## job 101
## mac_demo
module mac_demo(input    clk, 
           input    reset, 
           input    ena,
   	   input    signed [16-1 : 0] k,
           input    signed [16-1 : 0] x,   
           output   signed [2 * 16 - 1 : 0] acc_out
          ) ;
           wire     signed [2 * 16 - 1 : 0] p ;
           wire     signed [2 * 16 - 1 : 0] acc_in ;
   multiplier  #(.width(16)) mult_0(.multiplicand(k),
                                          .multiplier(x),
                       			  .product(p)
                			  ) ;
   adder     #(.width(2*16)) add_0(.a(p),
                			 .b(acc_out),
                			 .sum(acc_in)
               				) ;
   accumulator  #(.width(2*16))  acc_0(.clk(clk),
                   			     .reset(reset),
                   			     .ena(ena),
                   			     .acc_in(acc_in),
                   			     .acc_out(acc_out)
                   			) ;
endmodule
Size: about 1300 cells after synthesis, roughly 32 flip-flops, ~67 I/O pins, ~12000 sq um of cells after synthesis.
Settings: LEC_CHECK=0, CAP_MARGIN=30, CORE_MARGIN=2, CORE_UTILIZATION=72, CTS_CLUSTER_DIAMETER=25, CTS_CLUSTER_SIZE=79, HOLD_SLACK_MARGIN=-0.1, PLACE_DENSITY=0.35, SLEW_MARGIN=20, TNS_END_PERCENT=40; clock period 6.52 ns.
run.sh (not shown) runs the stock make flow with config.mk's settings and CLKGATE_MAP_FILE=.
[flow] job 101 | stages: complete | final checks: fail | reason: setup timing
Setup changes, job 101 to job 102
Settings: swapping 72 for 69 in CORE_UTILIZATION; clearing TNS_END_PERCENT, which used to be 40; clearing CTS_CLUSTER_DIAMETER, which used to be 25; clearing PLACE_DENSITY, which used to be 0.35; swapping 79 for 28 in CTS_CLUSTER_SIZE; swapping 30 for 20 in CAP_MARGIN; clearing HOLD_SLACK_MARGIN, which used to be -0.1; swapping 6.52 for 4.52 in the clock period (ns, I/O delays scaled along).
### Flow results
No final results exist for job 102, since it was stopped by error ODB-0269 during 5_1_grt. Diff job 101 -> job 102: count of instantiated cells in the yosys netlist barely changed, area of the die climbed 4.2%. Quantity of gates resized following cts grows by more than a quarter when moving from job 101 to job 102. The higher placeable core region of job 102 and job 101 is in job 102. In the metrics for job 102 and job 101, the one carrying the lower overall die height is job 101.
> inputs changed (job 102 -> job 103)
Settings: CORE_UTILIZATION: 69 -> 68; CTS_CLUSTER_DIAMETER: unset -> 42; CTS_CLUSTER_SIZE: 28 -> unset; ABC_AREA: unset -> 1; HOLD_SLACK_MARGIN: unset -> 0.27; the clock period (ns, I/O delays scaled along): 4.52 -> 3.83.
Results
Job 103 is listed as incomplete: the tool reported an error in 5_1_grt and the run ended there. Die height | job 103 above job 102. Cmp job 103 vs job 102: instance area after placement higher in job 103. Synthesized-area fraction occupied by and/or/nand/nor cells sits higher in job 103 than in job 102. Summary of job 103 over job 102: quantity of gates resized following cts went up by 80, mean area per synthesized cell went down by 1.6 sq um, width of the die went up by 5.4 um. Summary of job 103 over job 102: area of the placeable core now larger; half-perimeter wire length after detailed placement now larger; post-synthesis cell type count now smaller. Job 103 ends up with a die area that is 1500 sq um higher than in job 102. The sequential fraction of the synthesis area reported for job 103 is smaller than that of job 102 by 0.34 points.
#### Input delta (job 104 over job 103)
Settings: a deleted ABC_AREA that had been 1; a change of CORE_UTILIZATION from 68 to 43; a deleted HOLD_SLACK_MARGIN that had been 0.27; a deleted CTS_CLUSTER_DIAMETER that had been 42; a change of the clock period (ns, I/O delays scaled along) from 3.83 to 4.18.
Findings:
- Status: job 103 FAILED at 5_1_grt (tool error)
- The flow for job 104 finished, though final verification flagged setup timing.
- Job 104 vs job 103: post-synth design cell area down by a few percent
- Cmp job 104 vs job 103: overall die width higher in job 104
- The post-synthesis sequential area ratio of job 104 exceeds that of job 103 by 0.34 points.
- Job 104 against job 103: number of nets at floorplan went down by about 18%, floorplan die area grew by 9300 sq um.
For job 105, these inputs were changed with respect to job 104:
Settings: setting GPL_TIMING_DRIVEN to 0 for the first time; setting CORE_ASPECT_RATIO to 1.03 for the first time; changing CORE_UTILIZATION from 43 to 40; changing the clock period (ns, I/O delays scaled along) from 4.18 to 7.0.
[summary]
Re number of synthesized flops with an enable pin: no difference whatsoever between job 105 and job 104.
Comparing job 105 and job 104, worst-case hold slack is lower on job 105.
Diff job 105 and job 104: utilization of the core after routing higher in job 104
A startpoint of the most critical setup path of k[3] is what job 104 shows, while x[4] belongs to job 105.
Job 105 gives less growth of design area from synthesis to finish than job 104 did.
[job 104] flow finished | final checks: failed | reasons: setup timing
Job 105 | status: complete | timing, DRC, antenna: pass
Side by side, via count turned out lower in job 105 than in job 104.


mac_demo again, from the RTL that the note above started with.
clock: 6.45 ns
lec_check: 0
cap_margin: 20
core_margin: 2
core_utilization: 68
cts_cluster_diameter: 42
slew_margin: 20
The first run ran to the end with violations: negative setup slack.
Next try:
- CORE_UTILIZATION: 68 -> 40
- CTS_CLUSTER_DIAMETER: 42 -> unset
- clock period: 6.45 -> 7.0 ns (I/O delays scaled with it)
Now the flow finished with timing, DRC and antenna clean.
Via count is lower by 8.1%.
Register-to-register slack improves by 0.73 ns.
Routed wire length went down by 11%.
Count of clock-buffer cells in the layout does not change.
Worst hold slack is worse by 0.024 ns.
Cell count increases by 8.4%.
Synthesized area stays the same.
Design area drops by 2.3%.
Next try:
- clock period: 7.0 -> 6.89 ns (I/O delays scaled with it)
Effect: Synthesized cell count does not change. Hold slack gets worse by 0.0057 ns. Core utilization came out higher by 0.56 points. Sequential share of layout area barely changes. Global-route usage came out lower by 0.34 points. Area after synthesis is unchanged. Final area came out higher slightly. Wire length came out lower slightly.
Next try:
- CORE_ASPECT_RATIO: unset -> 1.1
- CTS_CLUSTER_DIAMETER: unset -> 289
- CTS_CLUSTER_SIZE: unset -> 41
- clock period: 6.89 -> 7.0 ns (I/O delays scaled with it)
Core utilization fell by 0.49 points.
Cell area falls by 1.2%.
Setup slack is better by 0.11 ns.
Hold slack loses 0.0078 ns.
Non-clock buffer count fell by 6.
Routed wire length goes down by 1.5%.
Synthesized cell count does not change.
Area after synthesis does not change.
Critical path depth does not change.
Via count hardly moves.
Next try:
- CORE_ASPECT_RATIO: 1.1 -> unset
- CORE_UTILIZATION: 40 -> 46
- CTS_CLUSTER_DIAMETER: 289 -> unset
- CTS_CLUSTER_SIZE: 41 -> unset
- clock period: 7.0 -> 6.89 ns (I/O delays scaled with it)
After rerunning:
- With this change the flow finished with negative setup slack left
- final cell count decreases by 1.3%
- area after synthesis stays the same
- global-route usage goes up by 2.8 points
- final area came out higher by 1.3%
- clock-buffer cell count does not change
- setup slack loses 0.19 ns
- wire length went up by about 4.4%
- synthesized cell count is unchanged


## build 59
The RTL this note starts from:
==> flow/design.v <==
module multiplier  #(parameter width = 16)
   ( input    signed  [width-1 : 0] multiplicand,
     input    signed  [width-1 : 0] multiplier,   
     output   signed  [2 * width - 1 : 0] product
   ) ;
   assign  product = multiplicand * multiplier ;
endmodule
module  adder  #(parameter width = 32)  
		( input   signed [width-1 : 0] a ,
		  input   signed [width-1 : 0] b , 
		  output  signed [width-1 : 0] sum
		) ;
    assign   sum = a + b ;
endmodule
module accumulator #(parameter width = 32) 
	(input    clk,
     	 input    ena,
         input    reset,
         input	  signed [width - 1 : 0] acc_in,
   	 output   reg signed [width - 1 : 0] acc_out
	) ;
   always @(posedge clk) begin
      if (reset)  acc_out <= 0 ;
      else if (ena) acc_out <= acc_in ;
   end
endmodule
module mac_demo(input    clk, 
           input    reset, 
           input    ena,
   	   input    signed [16-1 : 0] k,
           input    signed [16-1 : 0] x,   
           output   signed [2 * 16 - 1 : 0] acc_out
          ) ;
           wire     signed [2 * 16 - 1 : 0] p ;
           wire     signed [2 * 16 - 1 : 0] acc_in ;
   multiplier  #(.width(16)) mult_0(.multiplicand(k),
                                          .multiplier(x),
                       			  .product(p)
                			  ) ;
   adder     #(.width(2*16)) add_0(.a(p),
                			 .b(acc_out),
                			 .sum(acc_in)
               				) ;
   accumulator  #(.width(2*16))  acc_0(.clk(clk),
                   			     .reset(reset),
                   			     .ena(ena),
                   			     .acc_in(acc_in),
                   			     .acc_out(acc_out)
                   			) ;
endmodule
Settings: LEC_CHECK=0, CAP_MARGIN=20, CORE_ASPECT_RATIO=1.07, CORE_MARGIN=2, CORE_UTILIZATION=70, GPL_ROUTABILITY_DRIVEN=1, GPL_TIMING_DRIVEN=1, MAX_ROUTING_LAYER=met4, SLEW_MARGIN=35; clock period 4.81 ns.
Flow for build 59 halted at global routing, error code ODB-0269.
Setup changes, build 59 to build 1
-- flow/config.mk --
<<< build 59, line 11
export CORE_UTILIZATION = 70
export GPL_ROUTABILITY_DRIVEN = 1
>>> build 1, line 11
export CORE_UTILIZATION = 66
export GPL_ROUTABILITY_DRIVEN = 0
==> flow/constraint.sdc <==
create_clock -name core_clock -period 6.16 [get_ports {clk}]
set_input_delay 1.2320 -clock core_clock [delete_from_list [all_inputs] [get_ports {clk}]]
set_output_delay 1.2320 -clock core_clock [all_outputs]
set_load 0.01 [all_outputs]
Cmp build 1 vs build 59: number of cells after detailed placement lower in build 1
In terms of fraction of synthesis flops using an asynchronous set or reset pin, build 1 and build 59 differ only marginally.
Relative to build 59, the die area of build 1 is higher by about 6%.
Diff build 59..build 1 | number of unique standard cell types used by synthesis | unchanged
Height of the die: build 1 > build 59
Cmp build 1 vs build 59: worst setup slack before clock tree synthesis higher in build 1
STATUS run=build 1 STAGES=ALL_DONE FINAL_CHECKS=FAILED CAUSE=setup timing
Changes in build 55 relative to build 1:
-- flow/config.mk --
<<< build 1, line 9
export CORE_ASPECT_RATIO = 1.07
>>> build 55, line 9
export CORE_ASPECT_RATIO = 0.54
<<< build 1, line 11
export CORE_UTILIZATION = 66
>>> build 55, line 11
export CORE_UTILIZATION = 39
export CTS_CLUSTER_DIAMETER = 265
export CTS_CLUSTER_SIZE = 87
<<< build 1, line 13
export GPL_TIMING_DRIVEN = 1
>>> build 55, line 15
export GPL_TIMING_DRIVEN = 0
<<< build 1, line 15
>>> build 55, line 17
export PLACE_DENSITY_LB_ADDON = 0.22
export SETUP_SLACK_MARGIN = -0.19
<<< build 1, line 16
>>> build 55, line 20
export TNS_END_PERCENT = 40
## What came out
As for a clean layout from build 55 and build 1, there is none.
Build 55: flow complete, layout not clean; failing: setup timing
Build 1 → build 55: final routed wirelength across all metal layers went up by about 10%, number of cells upsized or downsized after cts moved up.
For build 1, the critical path capture point was acc_0.acc_out[30]$_SDFFE_PP0P_, unlike build 55, where it was acc_0.acc_out[28]$_SDFFE_PP0P_.
The lower arrival time of data at the critical path endpoint came out of build 1.
Comparing worst setup margin for build 55 and build 1, the bigger number came from build 1.


Setup of run 1:
RTL: the design.v shown in full above, as it stands there.
clock: 6.16 ns
lec_check: 0
cap_margin: 20
core_aspect_ratio: 1.01
core_margin: 2
core_utilization: 56
gpl_routability_driven: 0
gpl_timing_driven: 0
max_routing_layer: met4
place_density_lb_addon: 0.22
setup_slack_margin: -0.19
slew_margin: 35
tns_end_percent: 40
No crash in run 1: every stage finished, but the layout fails its final checks due to setup timing.
Inputs modified between run 1 and run 2:
Settings: CORE_ASPECT_RATIO: 1.01 -> 0.54; CORE_UTILIZATION: 56 -> 58; GPL_TIMING_DRIVEN: 0 -> 1.
--- outcome ---
- Run 2 vs run 1: setup slack up
- First-iteration DRC count grows by more than half when moving from run 1 to run 2.
- Initial antenna violation count delta for run 2 relative to run 1: 1 higher
- As far as chip area line of the yosys report goes, run 1 and run 2 are indistinguishable; the numbers are identical.
- Met1 usage, run 2 and run 1: higher on run 2
- Comparing total instance count after detailed placement for run 2 and run 1, the smaller number came from run 1.
- Summary of the comparison: total via count in the routed design is higher in run 2, relative to run 1.
- Compared with run 1, maximum frequency in run 2 increased slightly.
- Every stage of run 2 finished as expected; the final checks, on the other hand, flagged setup timing, which means the layout fails.
Inputs modified between run 2 and run 3:
Settings: swapping 20 for 0 in CAP_MARGIN; clearing SETUP_SLACK_MARGIN, which used to be -0.19; clearing TNS_END_PERCENT, which used to be 40; clearing PLACE_DENSITY_LB_ADDON, which used to be 0.22; putting CTS_CLUSTER_DIAMETER at 361 where nothing was set; swapping 58 for 72 in CORE_UTILIZATION; swapping 0.54 for 1.07 in CORE_ASPECT_RATIO.
==> results <==
- Ran to the end and failed final checks on setup timing: run 3.
- Run 3 against run 2: total cell area at the placement stage -0.60%; design area +1.2%; met1 usage in global routing -11 points; final cell count -about 3%.
- The maximum clock frequency of run 3 is lower than that of run 2.
- Run 3 — final critical-path required period 0.23 ns higher, run 2 as reference
- Sort run 3 and run 2 by critical path's largest stage delay, descending, and run 3 comes first.
- The lower layout overhead on the synthesized area came out of run 2.


## alpha
// mac_demo: RTL as listed in full above, without the edits since
clock: 3.91 ns
lec_check: 0
cap_margin: 20
core_margin: 2
core_utilization: 61
cts_cluster_diameter: 348
cts_cluster_size: 98
place_density: 0.37
slew_margin: 20
alpha: flow complete, layout not clean; failing: negative setup slack
Relative to alpha, the following input files were edited for beta:
Settings: swapping 98 for 95 in CTS_CLUSTER_SIZE; clearing CTS_CLUSTER_DIAMETER, which used to be 348; swapping 61 for 68 in CORE_UTILIZATION; swapping 0.37 for 0.36 in PLACE_DENSITY; swapping 3.91 for 5.93 in the clock period (ns, I/O delays scaled along).
--- outcome ---
Layout checks on beta: not met. Flow itself completed; violations: negative setup slack. beta and alpha ended up with nearly the same clock latency on the worst-skew pair. Against alpha, the final cell area of beta is lower. Sort beta and alpha by worst-case setup margin in the final layout desc -> top: beta. Compared with alpha, in beta count of clock-buffer cells in the layout dropped 1, register-to-register slack shows an increase of 1930 ps.
Here is what was changed in the inputs of gamma compared with beta.
Settings: changing CTS_CLUSTER_SIZE from 95 to 79; removing PLACE_DENSITY (formerly 0.36); changing CORE_UTILIZATION from 68 to 65; setting TNS_END_PERCENT to 5 for the first time; changing the clock period (ns, I/O delays scaled along) from 5.93 to 6.52.
Results
- Every stage of gamma finished as expected; the final checks, on the other hand, flagged negative setup slack, which means the layout fails.
- Between beta and gamma, the routed wire length is higher for beta.
- The global-route usage number comes out higher for beta vs gamma.
- Cmp gamma vs beta: fraction of the cycle the final worst path needs lower in gamma
- On buffer share of cell area, the lower figure sits with gamma, not beta.
- gamma — clock network contribution to total cell area 0.16 points higher, beta as reference
- On sequential fraction of total cell area: between beta and gamma, it ends up lower for beta.
- Diff beta and gamma: sum of buffers and inverters on the critical path higher in beta
- In gamma, fraction of met2 tracks used by global routing is lower than in beta.
## Diff of input files: delta against gamma
Settings: changing CORE_UTILIZATION from 65 to 72; setting PLACE_DENSITY to 0.35 for the first time; setting HOLD_SLACK_MARGIN to -0.1 for the first time.
Notes after the runs:
Finished, but not clean: delta, with negative setup slack.
[delta] final weighted congestion in routability-driven placement rose 4.4% relative to gamma
In delta, wire length of the first global-routing pass is higher than in gamma.
delta vs. gamma: transition at the pin with the smallest max-transition slack rose 4.1 ps, critical path depth grew by 9.5%.
NOTE die boundary height gamma->delta decreased by a few percent
Number of nets at floorplan came out exactly the same in gamma and delta.
Compared with gamma, delta shows a higher share of the core filled with cells.
Per the comparison of delta with gamma, per-cell via count in the routed design picked up an extra about 6%; cell area lost 0.37%.
### delta -> epsilon
Settings: CTS_CLUSTER_DIAMETER newly set to 375; PLACE_DENSITY removed (was 0.35); TNS_END_PERCENT removed (was 5); CTS_CLUSTER_SIZE changed from 79 to 28; HOLD_SLACK_MARGIN removed (was -0.1); the clock period (ns, I/O delays scaled along) changed from 6.52 to 3.68.
--- outcome ---
Summary of epsilon over delta: placer's final routability congestion estimate higher, number of H-tree levels held steady, chip area in the Yosys report about even, count of standard-cell rows held steady, quantity of I/O buffers inserted on ports has remained practically unchanged.
Area after detailed placement, epsilon and delta: higher on epsilon
Summary: with delta as the reference, post-placement cell count in epsilon moved up by a few percent.
epsilon terminated abnormally: 5_1_grt reported GRT-0232.
Worst setup slack before clock tree synthesis delta (epsilon − delta): unfavourable
